==> flow/design.v (excerpt) <==
module Cinema(input [17:0]SW, input clk, input rst, output reg [17:0]LEDR , input [3:0]KEY, output [7:0]HEX0,
			  output [7:0]HEX4, output [7:0]HEX5, output [7:0]HEX6, output [7:0]HEX7, output [7:0]HEX1, output [7:0]HEX2, output [7:0]HEX3);
integer filmeEscolhido;  
integer filme;  
integer horarioEscolhido;  
integer horario;  
integer assentoEscolhido;  
reg [17:0] assento11;  
reg [17:0] assento12;  
reg [17:0] assento21;  
reg [17:0] assento22;  
integer valorInserido;  
integer valor;  
integer pago;  
integer quantidadeDeIngresso;  
integer trocoFeito;  
integer troco;  
wire [7:0]F = 4'hF;  
wire [7:0]H = 4'hC;  
reg [7:0]dFilme;  
reg [7:0]dHorario;  
reg [7:0]display1;  
reg [7:0]display2;  
reg [7:0]display3;  
reg [7:0]display4;  
integer bouncing;  
integer bouncing2;  
integer i;  
integer pagoAgora;  
always@(posedge clk) begin
  if (rst) begin  
    filmeEscolhido <= 0; filme <= 0; horarioEscolhido <= 0; horario <= 0; assentoEscolhido <= 0;
    assento11 <= 0; assento12 <= 0; assento21 <= 0; assento22 <= 0;
    valorInserido <= 0; valor <= 0; pago <= 0; quantidadeDeIngresso <= 0; trocoFeito <= 0; troco <= 0;
    dFilme <= 0; dHorario <= 0; display1 <= 0; display2 <= 0; display3 <= 0; display4 <= 0;
    bouncing <= 0; LEDR <= 0;
  end else begin
    if(!filmeEscolhido && bouncing == 0) begin  
		troco = 0;
        if(KEY == 4'b1110) begin  
            filme = 1;  
            filmeEscolhido = 1;  
            dFilme = 4'h1;  
            bouncing = 1;  
        end
        if(KEY == 4'b1101) begin  
            filme = 2;  
            filmeEscolhido = 1;  
            dFilme = 4'h2;  
        end
    end
    if(!horarioEscolhido && filmeEscolhido == 1) begin  
        if(KEY == 4'b1011) begin  
            horario = 1;  
            horarioEscolhido = 1;  
            dHorario = 4'h1;  
            display1 = 4'h1;  
            display2 = 4'h4;  
            display3 = 4'h0;  
  ...
For scale: about 190 flip-flops, about 110 I/O pins, about 0.018 mm2 of cells after synthesis.
clock: 16.0 ns
lec_check: 0
cap_margin: 20
core_margin: 2
core_utilization: 72
cts_cluster_diameter: 230
cts_cluster_size: 24
hold_slack_margin: -0.09
max_routing_layer: met4
setup_slack_margin: 2.0
slew_margin: 20
run.sh (not shown) runs the stock make flow with config.mk's settings and CLKGATE_MAP_FILE=.
The baseline reached the layout checks and failed them: setup timing.
Edit:
==> flow/config.mk (replaced) <==
export PLATFORM = sky130hd
export DESIGN_NAME = Cinema
export DESIGN_NICKNAME = Cinema
export VERILOG_FILES = /design/flow/design.v
export SDC_FILE = /design/flow/constraint.sdc
export NUM_CORES = 4
export LEC_CHECK = 0
export ABC_AREA = 1
export CAP_MARGIN = 20
export CORE_MARGIN = 2
export CORE_UTILIZATION = 72
export CTS_CLUSTER_DIAMETER = 371
export CTS_CLUSTER_SIZE = 98
export SLEW_MARGIN = 20
export TNS_END_PERCENT = 5
==> flow/constraint.sdc (replaced) <==
create_clock -name core_clock -period 10.8 [get_ports {clk}]
set_input_delay 2.1600 -clock core_clock [delete_from_list [all_inputs] [get_ports {clk}]]
set_output_delay 2.1600 -clock core_clock [all_outputs]
set_load 0.01 [all_outputs]
After rerunning: The new run failed in global routing (5_1_grt); die size goes down by a few percent; synthesized cell count goes up by roughly a tenth; area after synthesis goes down by a few percent.

========
Cinema again, from the RTL that the note above started with.
==> flow/config.mk <==
export PLATFORM = sky130hd
export DESIGN_NAME = Cinema
export DESIGN_NICKNAME = Cinema
export VERILOG_FILES = /design/flow/design.v
export SDC_FILE = /design/flow/constraint.sdc
export NUM_CORES = 4
export LEC_CHECK = 0
export ABC_AREA = 1
export CAP_MARGIN = 20
export CORE_MARGIN = 2
export CORE_UTILIZATION = 57
export CTS_CLUSTER_DIAMETER = 326
export CTS_CLUSTER_SIZE = 100
export HOLD_SLACK_MARGIN = 0.27
export PLACE_DENSITY = 0.89
export SLEW_MARGIN = 20
export TNS_END_PERCENT = 10
==> flow/constraint.sdc <==
create_clock -name core_clock -period 20.0 [get_ports {clk}]
set_input_delay 4.0000 -clock core_clock [delete_from_list [all_inputs] [get_ports {clk}]]
set_output_delay 4.0000 -clock core_clock [all_outputs]
set_load 0.01 [all_outputs]
The baseline ran to the end with no violations.
==> next run, changes <==
--- a/flow/config.mk
+++ b/flow/config.mk
@@ -8,10 +8,11 @@
 export ABC_AREA = 1
 export CAP_MARGIN = 20
+export CORE_ASPECT_RATIO = 0.5
 export CORE_MARGIN = 2
-export CORE_UTILIZATION = 57
+export CORE_UTILIZATION = 71
 export CTS_CLUSTER_DIAMETER = 326
 export CTS_CLUSTER_SIZE = 100
 export HOLD_SLACK_MARGIN = 0.27
-export PLACE_DENSITY = 0.89
+export PLACE_DENSITY_LB_ADDON = 0.29
 export SLEW_MARGIN = 20
 export TNS_END_PERCENT = 10
The changed run produced a clean layout.
Hold slack barely changes.
Final area drops slightly.
==> next run, changes <==
--- a/flow/config.mk
+++ b/flow/config.mk
@@ -8,7 +8,6 @@
 export ABC_AREA = 1
 export CAP_MARGIN = 20
-export CORE_ASPECT_RATIO = 0.5
 export CORE_MARGIN = 2
-export CORE_UTILIZATION = 71
+export CORE_UTILIZATION = 44
 export CTS_CLUSTER_DIAMETER = 326
 export CTS_CLUSTER_SIZE = 100
What happened:
- first-iteration DRC count shrinks by 24%
- clock skew is higher by 0.0035 ns
- die area is higher by 59%
- hold slack stays flat
- final area came out higher by 1.8%
- worst setup slack gains 0.034 ns
==> next run, changes <==
--- a/flow/config.mk
+++ b/flow/config.mk
@@ -9,5 +9,5 @@
 export CAP_MARGIN = 20
 export CORE_MARGIN = 2
-export CORE_UTILIZATION = 44
+export CORE_UTILIZATION = 70
 export CTS_CLUSTER_DIAMETER = 326
 export CTS_CLUSTER_SIZE = 100
Routed wire length shrinks by 0.96%.
==> next run, changes <==
--- a/flow/config.mk
+++ b/flow/config.mk
@@ -6,11 +6,9 @@
 export NUM_CORES = 4
 export LEC_CHECK = 0
-export ABC_AREA = 1
 export CAP_MARGIN = 20
 export CORE_MARGIN = 2
-export CORE_UTILIZATION = 70
+export CORE_UTILIZATION = 34
 export CTS_CLUSTER_DIAMETER = 326
 export CTS_CLUSTER_SIZE = 100
-export HOLD_SLACK_MARGIN = 0.27
 export PLACE_DENSITY_LB_ADDON = 0.29
 export SLEW_MARGIN = 20
Result: The changed run finished with timing, DRC and antenna clean; synthesized cell count came out lower by 9.7%; non-clock buffer count increases by 16; synthesized area came out higher by about 2.8%; first-iteration DRC count fell by about 7.5%; global-route usage went down by 17 points; via count drops by 4.6%; routed wire length rises by 6.9%; hold slack gets worse by 0.0058 ns.
==> next run, changes <==
--- a/flow/config.mk
+++ b/flow/config.mk
@@ -6,9 +6,11 @@
 export NUM_CORES = 4
 export LEC_CHECK = 0
-export CAP_MARGIN = 20
+export ABC_AREA = 1
+export CAP_MARGIN = 35
 export CORE_MARGIN = 2
-export CORE_UTILIZATION = 34
+export CORE_UTILIZATION = 70
 export CTS_CLUSTER_DIAMETER = 326
 export CTS_CLUSTER_SIZE = 100
+export HOLD_SLACK_MARGIN = 0.27
 export PLACE_DENSITY_LB_ADDON = 0.29
 export SLEW_MARGIN = 20
Outcome: Routed wire length is lower by a few percent. Count of clock-buffer cells in the layout went up by 1. Final area shrinks by a few percent. Synthesized area falls by a few percent.
